Setup of harbor:
// apollo_top
module apollo_top(
	input clk,
   input rst_n,
	input rs232_rx,	 
	output rs232_tx,	 
	input[7:0] in_ad_data,
	output out_ad_clk,
	output Sftclk,
	output Lchclk,
	output SDout,
	output test1,
	output test2
    );
Size: ~6800 cells after synthesis, about 58000 sq um of cells after synthesis.
==> flow/config.mk <==
export PLATFORM = sky130hd
export DESIGN_NAME = apollo_top
export DESIGN_NICKNAME = apollo_top
export VERILOG_FILES = /design/flow/design.v
export SDC_FILE = /design/flow/constraint.sdc
export NUM_CORES = 4
export LEC_CHECK = 0
export ABC_AREA = 1
export CAP_MARGIN = 10
export CELL_PAD_IN_SITES_GLOBAL_PLACEMENT = 3
export CORE_ASPECT_RATIO = 1.49
export CORE_MARGIN = 2
export CORE_UTILIZATION = 57
export GPL_TIMING_DRIVEN = 1
export MAX_ROUTING_LAYER = met4
export MIN_ROUTING_LAYER = met2
export PLACE_DENSITY_LB_ADDON = 0.12
export SETUP_SLACK_MARGIN = -0.13
export SLEW_MARGIN = 40
export TNS_END_PERCENT = 60
==> flow/constraint.sdc <==
create_clock -name core_clock -period 20.0 [get_ports {clk}]
set_input_delay 4.0000 -clock core_clock [delete_from_list [all_inputs] [get_ports {clk}]]
set_output_delay 4.0000 -clock core_clock [all_outputs]
set_load 0.01 [all_outputs]
run.sh (not shown) runs the stock make flow with config.mk's settings and CLKGATE_MAP_FILE=.
Status(harbor) = ERROR, stage = global placement without I/O
Relative to harbor, the following input files were edited for raven:
- ABC_AREA changed from 1 to 0
- CORE_UTILIZATION changed from 57 to 52
- PLACE_DENSITY_LB_ADDON changed from 0.12 to 0.25
- CORE_MARGIN changed from 2 to 5
- CORE_ASPECT_RATIO removed (was 1.49)
- CELL_PAD_IN_SITES_DETAIL_PLACEMENT newly set to 2
- SLEW_MARGIN changed from 40 to 30
- CAP_MARGIN changed from 10 to 20
- CTS_CLUSTER_SIZE newly set to 50
- GPL_TIMING_DRIVEN changed from 1 to 0
- MAX_ROUTING_LAYER removed (was met4)
- SETUP_SLACK_MARGIN changed from -0.13 to 2.37
- TNS_END_PERCENT removed (was 60)
- HOLD_SLACK_MARGIN newly set to 0.27
Results
Summary of harbor and raven: one run falls short of a clean finish, namely harbor.
harbor | ERROR | global placement without I/O
Delta (raven minus harbor): number of enable-type register cells in the synthesized netlist did not really move, sequential-to-total area share from yosys stat went up, fraction of synthesis flops using an asynchronous set or reset pin did not really move.
Synthesized-area fraction occupied by and/or/nand/nor cells down 18 points in raven wrt harbor
Diff harbor and raven: instance count of the mapped netlist higher in harbor
In the tables for harbor and raven, die span in x reads higher with raven.
Compared with harbor, post-synthesis area per instance in raven increased by more than half.
Higher die extent in y goes to harbor over raven.
harbor → raven: initial core utilization fell by 4.9 points; synthesized area fell by 2.0%; die size rose by 11%.
## Diff of input files: pepper against raven
- swapping 30 for 20 in SLEW_MARGIN
- clearing PLACE_DENSITY_LB_ADDON, which used to be 0.25
- swapping 52 for 38 in CORE_UTILIZATION
- swapping 50 for 72 in CTS_CLUSTER_SIZE
- swapping 0 for 1 in ABC_AREA
- clearing MIN_ROUTING_LAYER, which used to be met2
- clearing CELL_PAD_IN_SITES_GLOBAL_PLACEMENT, which used to be 3
- clearing SETUP_SLACK_MARGIN, which used to be 2.37
- putting PLACE_DENSITY at 0.6 where nothing was set
- clearing GPL_TIMING_DRIVEN, which used to be 0
- swapping 5 for 2 in CORE_MARGIN
- clearing HOLD_SLACK_MARGIN, which used to be 0.27
Notes after the runs:
Of pepper and raven, the run reporting the higher fraction of area in non-clock buffers was raven. pepper gives more final worst clock skew than raven did. Summary of the comparison: final clock period utilization by the worst path is lower in pepper, relative to raven. pepper ended with less peak supply drop than raven. pepper: area figure in the yosys stat output 2.0% above raven. pepper finished all stages; however, its layout fails the closing checks, the failures being capacitance limit, slew limit. For the slack of the critical path, pepper came in 220 ps higher than raven did. Changes observed in pepper relative to raven: largest incremental delay on the critical path dropped 260 ps; part of the total power dissipated in the clock network moved down; combined area of the multi-input logic cells fell 3.3%. raven has a lower switching power as a share of total power than pepper.
Setup changes, pepper to nickel
- PLACE_DENSITY no longer set, was 0.6
- CORE_UTILIZATION now 68, was 38
- CELL_PAD_IN_SITES_DETAIL_PLACEMENT no longer set, was 2
- CTS_CLUSTER_SIZE no longer set, was 72
- ABC_AREA no longer set, was 1
- the clock period (ns, I/O delays scaled along) now 7.86, was 20.0
==> results <==
nickel: all stages complete, timing, DRC and antenna checks passed. Max final hold slack across nickel and pepper: pepper. Multiplexer area fraction after synthesis: higher on nickel. nickel — core utilization 33 points higher, pepper as reference. Fraction of power consumed by combinational cells, nickel and pepper: higher on pepper. Between nickel and pepper, the difference in post-CTS clock slew at the launch and capture registers of the worst setup and hold paths is negligible. Area after synthesis ended up about 2% lower on nickel than on pepper. Comparing nickel and pepper, insertion delay at the late pin of the worst-skew pair is lower on nickel. nickel against pepper; placed cell count is down by more than a quarter.
> inputs changed (nickel -> yarrow)
- SETUP_SLACK_MARGIN now 1.14, previously not set
- CORE_UTILIZATION now 70, was 68
- the clock period (ns, I/O delays scaled along) now 4.48, was 7.86
Results
Going from nickel to yarrow, number of gates given a new drive strength after cts grows by 12.
For final-layout clock-cell area share, yarrow and nickel come out practically identical.
Between yarrow and nickel, number of global-route vias before repair is lower for nickel, yarrow comes in above that.


run A:
Starting RTL as in the previous note.
==> flow/config.mk <==
export PLATFORM = sky130hd
export DESIGN_NAME = apollo_top
export DESIGN_NICKNAME = apollo_top
export VERILOG_FILES = /design/flow/design.v
export SDC_FILE = /design/flow/constraint.sdc
export NUM_CORES = 4
export LEC_CHECK = 0
export ABC_AREA = 1
export CAP_MARGIN = 0
export CORE_ASPECT_RATIO = 0.72
export CORE_MARGIN = 2
export CORE_UTILIZATION = 72
export CTS_CLUSTER_DIAMETER = 360
export CTS_CLUSTER_SIZE = 15
export HOLD_SLACK_MARGIN = 0.3
export PLACE_DENSITY_LB_ADDON = 0.13
export SETUP_SLACK_MARGIN = 1.31
export SLEW_MARGIN = 20
==> flow/constraint.sdc <==
create_clock -name core_clock -period 4.4 [get_ports {clk}]
set_input_delay 0.8800 -clock core_clock [delete_from_list [all_inputs] [get_ports {clk}]]
set_output_delay 0.8800 -clock core_clock [all_outputs]
set_load 0.01 [all_outputs]
Run A has completed all stages; timing, DRC and antenna checks passed.
Edits applied to the flow inputs when going from run A to run B:
- CTS_CLUSTER_SIZE removed (was 15)
- CAP_MARGIN changed from 0 to 20
- CTS_CLUSTER_DIAMETER removed (was 360)
- PLACE_DENSITY_LB_ADDON removed (was 0.13)
- SETUP_SLACK_MARGIN removed (was 1.31)
- HOLD_SLACK_MARGIN removed (was 0.3)
- PLACE_DENSITY newly set to 0.6
- CORE_ASPECT_RATIO removed (was 0.72)
- ABC_AREA removed (was 1)
- CORE_UTILIZATION changed from 72 to 40
- the clock period (ns, I/O delays scaled along) changed from 4.4 to 4.95
==> results <==
Run B finished every stage and its layout cleared the timing, DRC and antenna checks. Cmp run B and run A / chip area estimate from yosys synthesis / lower: run B. In the tables for run B and run A, clock power reads lower with run A. On multi-input gate share of the layout cell area, run B and run A are basically level.
Input changes introduced in run C (baseline for comparison: run B):
- a change of CORE_UTILIZATION from 40 to 67
- a change of the clock period (ns, I/O delays scaled along) from 4.95 to 7.88
## What came out
Relative to run B, design area has decreased by 1300 sq um in run C.
Layout overhead on the synthesized area (lower): run C
A critical path launch point of ad_driver.dout[1] is what run B shows, while controller.level_r[5] belongs to run C.
The period utilization in run C sits 21 points below the value recorded for run B.
In the metrics for run B and run C, the one carrying the higher number of cells after detailed placement is run B.
Compared with run B, run C has extra setup slack.
Between run C and run B, it is run C whose total length of routed wires is lower, by 1.3%.
Row share of the core filled by cells before placement: run C higher / run B lower
Run B → run C: share of power burned in the clock network lost 0.7 points, core utilization picked up an extra 30 points.
As far as detailed-router iteration count before antenna repair goes, run B and run C are indistinguishable; the numbers are identical.
| worst-skew pair later-pin latency | run C vs run B | 0.03 ns lower |
The following lists how run D was set up differently from run C:
- a deleted PLACE_DENSITY that had been 0.6
- a change of CORE_UTILIZATION from 67 to 65
- an added SETUP_SLACK_MARGIN of 3.87
- a change of the clock period (ns, I/O delays scaled along) from 7.88 to 14.1
Notes after the runs:
- The layout net count was comparable across run D and run C.
- Run D against run C: die area moved up; placed instance area did not really move; TritonCTS buffer count essentially unchanged; final routed wire length divided by cell count lower.
- Routed wire length ended up 0.35% lower on run D than on run C.
- Diff run C -> run D | total number of vias | down slightly
- Going from run C to run D, the leakage dissipation was found to have gone down by about 0.43%.
Modified inputs, run E compared to run D
- PLACE_DENSITY now 0.6, previously not set
- SETUP_SLACK_MARGIN no longer set, was 3.87
- CORE_UTILIZATION now 40, was 65
- the clock period (ns, I/O delays scaled along) now 20.0, was 14.1
==> comparison <==
Run D reports its capturing instance or port of the critical path as test1 while run E reports receiver.get_data.bbuf[9].
The global-route wire length before repair in run E was higher than what run D gave.
[compare] base=run D new=run E: internal power summed over all cells fell 29%, final-layout fill cell count rose about 120%, fraction of cell area in non-clock buffers about even.
What run F does differently from run E at the input level:
- CELL_PAD_IN_SITES_GLOBAL_PLACEMENT now 3, previously not set
- GPL_TIMING_DRIVEN now 0, previously not set
- SETUP_SLACK_MARGIN now -0.13, previously not set
- PLACE_DENSITY no longer set, was 0.6
==> results <==
- Looking at the reports, run F completed the entire flow and the layout it produced met the timing, DRC and antenna checks.
- Run F against run E: power went up by about 3.2%; met1 usage in global routing went up by 3.9 points; maximum frequency went up by 6.3%; sequential power was more or less identical; number of buffer and inverter instances along the worst setup path went down by 3.
- In the tables for run E and run F, register-to-register slack reads higher with run F.
- After detailed routing, run E needs less wire than run F.
- flip-flop to output port as the kind of critical path was reported by run F, and primary input to asynchronous set/reset pin by run E.
- Run F against run E: TritonCTS buffer count shows an increase of about 8%, final area increased by 1500 sq um relative to the old numbers, worst setup slack rose 0.46 ns.


apollo_top again, from the RTL that the note above started with.
export LEC_CHECK = 0
export ABC_AREA = 1
export CAP_MARGIN = 20
export CORE_ASPECT_RATIO = 1.12
export CORE_MARGIN = 2
export CORE_UTILIZATION = 37
export CTS_CLUSTER_DIAMETER = 243
export GPL_TIMING_DRIVEN = 1
export MIN_ROUTING_LAYER = met2
export PLACE_DENSITY_LB_ADDON = 0.08
export SLEW_MARGIN = 20
create_clock -name core_clock -period 8.32 [get_ports {clk}]
The baseline finished clean.
Change:
--- a/flow/config.mk
+++ b/flow/config.mk
@@ -10 +9,0 @@
-export CORE_ASPECT_RATIO = 1.12
@@ -12,5 +11,2 @@
-export CORE_UTILIZATION = 37
-export CTS_CLUSTER_DIAMETER = 243
-export GPL_TIMING_DRIVEN = 1
-export MIN_ROUTING_LAYER = met2
-export PLACE_DENSITY_LB_ADDON = 0.08
+export CORE_UTILIZATION = 72
+export PLACE_DENSITY_LB_ADDON = 0.28
==> flow/constraint.sdc (replaced) <==
create_clock -name core_clock -period 16.0 [get_ports {clk}]
set_input_delay 3.2000 -clock core_clock [delete_from_list [all_inputs] [get_ports {clk}]]
set_output_delay 3.2000 -clock core_clock [all_outputs]
set_load 0.01 [all_outputs]
After rerunning: Setup slack improves by 6.3 ns. Die area came out lower by 48%. Final cell count drops by 12%. Power shrinks by 51%. Final area is lower by 2.9%. Clock skew falls by 0.0082 ns. Clock power fell by 53%. Sequential share of layout area climbs by 1.5 points. Via count came out lower by 25%. Global-route usage came out higher by 5.9 points.


== exp/violet ==
apollo_top again, from the RTL that the note above started with.
// apollo_top
module apollo_top(
	input clk,
   input rst_n,
	input rs232_rx,	 
	output rs232_tx,	 
	input[7:0] in_ad_data,
	output out_ad_clk,
	output Sftclk,
	output Lchclk,
	output SDout,
	output test1,
	output test2
    );
wire[7:0] tx_in;
wire tx_write;
wire[7:0] rx_out;
wire rx_over;
my_uart	uart(	.clk(clk),
					.rst_n(rst_n),
					.rs232_rx(rs232_rx),
					.rs232_tx(rs232_tx),
					.tx_in(tx_in),
					.tx_write(tx_write),
					.rx_out(rx_out),
					.rx_over(rx_over)
					);
wire[7:0] recv_in;
wire recv_write;
wire recv_en;
wire recv_rst;
wire [7:0] scode;
wire scode_rdy;
wire [7:0] level;
controller controller(	.clk(clk),
								.rst_n(rst_n),
								.rx_out(rx_out),
								.rx_over(rx_over),
								.recv_in(recv_in),
								.recv_write(recv_write),
								.tx_in(tx_in),
								.tx_write(tx_write),
								.recv_ce(recv_en),
								.recv_rst(recv_rst),
								.scode(scode),
								.scode_rdy(scode_rdy),
								.level(level)
								);
segment_driver segment(	.clk(clk),
								.rst_n(rst_n),
								.bin({2'b00, scode}),
								.refresh(scode_rdy),
								.Sftclk(Sftclk),
								.Lchclk(Lchclk),
								.SDout(SDout));
wire[7:0] ad_data_in;
wire ad_data_rdy;
wire recv_rst_n = rst_n & recv_rst;
ad_driver ad_driver(	.clk(clk),
							.ce(recv_en),
							.rst_n(recv_rst_n),
							.din(in_ad_data),
							.clk_out(out_ad_clk),
  ...
Settings: LEC_CHECK=0, CAP_MARGIN=0, CELL_PAD_IN_SITES_DETAIL_PLACEMENT=0, CORE_ASPECT_RATIO=1.55, CORE_MARGIN=2, CORE_UTILIZATION=72, CTS_CLUSTER_DIAMETER=394, GPL_ROUTABILITY_DRIVEN=0, PLACE_DENSITY=0.35, SETUP_SLACK_MARGIN=1.29, SLEW_MARGIN=15; clock period 4.38 ns.
### exp/violet -> exp/tundra
Settings: CTS_CLUSTER_SIZE now 39, previously not set; PLACE_DENSITY_LB_ADDON now 0.18, previously not set; PLACE_DENSITY no longer set, was 0.35; CAP_MARGIN now 20, was 0; CORE_ASPECT_RATIO now 1.09, was 1.55; CTS_CLUSTER_DIAMETER now 28, was 394.
## What came out
- The run showing the smaller clock share of power is exp/violet.
- Looking only at peak ir drop on the vdd network, and setting everything else aside, the higher value of exp/tundra and exp/violet goes to exp/violet.
- Looking at critical path depth, exp/tundra sits below exp/violet.
- Against exp/violet, routed wire length in exp/tundra rose by more than 10%.
- Taking exp/violet as the reference, in exp/tundra initial antenna violation count saw an increase; tally of clock buffers in the finished layout picked up an extra about 40%; logic gate share of total power held.
- Delta (exp/tundra minus exp/violet): setup slack now smaller, share of the cycle needed by the critical path after routing up 5.3 points.
- Insertion delay at the late pin of the worst-skew pair in exp/tundra is 90 ps above exp/violet.
> inputs changed (exp/tundra -> exp/willow)
Settings: CTS_CLUSTER_DIAMETER changed from 28 to 121; CTS_CLUSTER_SIZE removed (was 39); CORE_ASPECT_RATIO changed from 1.09 to 1.55.
### Flow results
Diff exp/willow and exp/tundra: amount of wire on met3 after detailed routing higher in exp/tundra
The final reports for exp/willow and exp/tundra show final critical-path share of the clock period lower in the former.
In the flow results for exp/willow and exp/tundra, the area of all placed cells without fillers is smaller on exp/willow.
For exp/tundra, the highest routed metal layer was met5, unlike exp/willow, where it was met4.
exp/willow ends up with higher worst hold slack than exp/tundra does.
Against exp/tundra, total via count after detailed routing in exp/willow fell by a few percent.
Compared with exp/tundra, exp/willow is more frugal on power.
diff inputs: exp/willow => exp/sierra
Settings: setting CTS_CLUSTER_SIZE to 47 for the first time; removing GPL_ROUTABILITY_DRIVEN (formerly 0); changing CAP_MARGIN from 20 to 25; changing SLEW_MARGIN from 15 to 20; removing CORE_ASPECT_RATIO (formerly 1.55); removing CELL_PAD_IN_SITES_DETAIL_PLACEMENT (formerly 0); changing PLACE_DENSITY_LB_ADDON from 0.18 to 0.0; changing CTS_CLUSTER_DIAMETER from 121 to 28.
Notes after the runs:
exp/sierra: well tap count 0.96% above exp/willow. exp/sierra vs. exp/willow: wire length of the first global-routing pass has increased; worst setup slack has decreased; area growth from synthesis to final layout has increased; global-route usage has increased; clock power has increased. Diff exp/willow -> exp/sierra: number of fillers in the final layout shrank by 842, standard cell area after detailed placement neither gained nor lost much, total number of vias went up by 5.7%, wire length moved up. Diff exp/willow -> exp/sierra | number of ordinary and repair buffers in the finished layout | down by a few percent.
[inputs] exp/xenon vs exp/sierra
Settings: changing CTS_CLUSTER_SIZE from 47 to 25; changing PLACE_DENSITY_LB_ADDON from 0.0 to 0.18; changing CAP_MARGIN from 25 to 20; changing CTS_CLUSTER_DIAMETER from 28 to 121; setting HOLD_SLACK_MARGIN to 0.29 for the first time; setting CORE_ASPECT_RATIO to 1.55 for the first time; changing SLEW_MARGIN from 20 to 15; setting CELL_PAD_IN_SITES_DETAIL_PLACEMENT to 0 for the first time; setting GPL_ROUTABILITY_DRIVEN to 0 for the first time.
[summary]
exp/xenon and exp/sierra ended up with nearly the same die size.
Synthesized cell count came out exactly the same in exp/xenon and exp/sierra.
Length of routed wiring on met1 (exp/xenon vs. exp/sierra) decreases by more than 10%
On antenna diode count, exp/xenon and exp/sierra are neck and neck.
Relative to exp/sierra, the half-perimeter wire length after placement measured on exp/xenon has increased by a few percent.
exp/xenon vs. exp/sierra: final net count went down by 211.
Summary of exp/xenon over exp/sierra: power lost 42%; final core utilization went down 9.3 points.
--- input diff exp/xenon..exp/juniper ---
Settings: clearing CTS_CLUSTER_SIZE, which used to be 25; swapping 15 for 40 in SLEW_MARGIN; swapping 1.29 for 1.03 in SETUP_SLACK_MARGIN; clearing HOLD_SLACK_MARGIN, which used to be 0.29; swapping 72 for 71 in CORE_UTILIZATION.
## What came out
Area of the core region for exp/juniper is higher than for exp/xenon.
Relative to exp/xenon, the final worst-path cycle share of exp/juniper is higher by 2.7 points.
Route | exp/juniper vs exp/xenon | wire longer in exp/juniper
Clock skew on exp/juniper is behind exp/xenon.
Of exp/xenon and exp/juniper, exp/xenon shows the lower synthesis-to-finish area growth, with exp/juniper above it.
exp/juniper against exp/xenon; number of clock buffers in the layout is up by more than half.
exp/juniper ends up with a final area that is 4.0% higher than in exp/xenon.
For power after layout, dividing the value from exp/xenon by the value from exp/juniper gives 0.818.
Power and IR drop assume default switching activity.
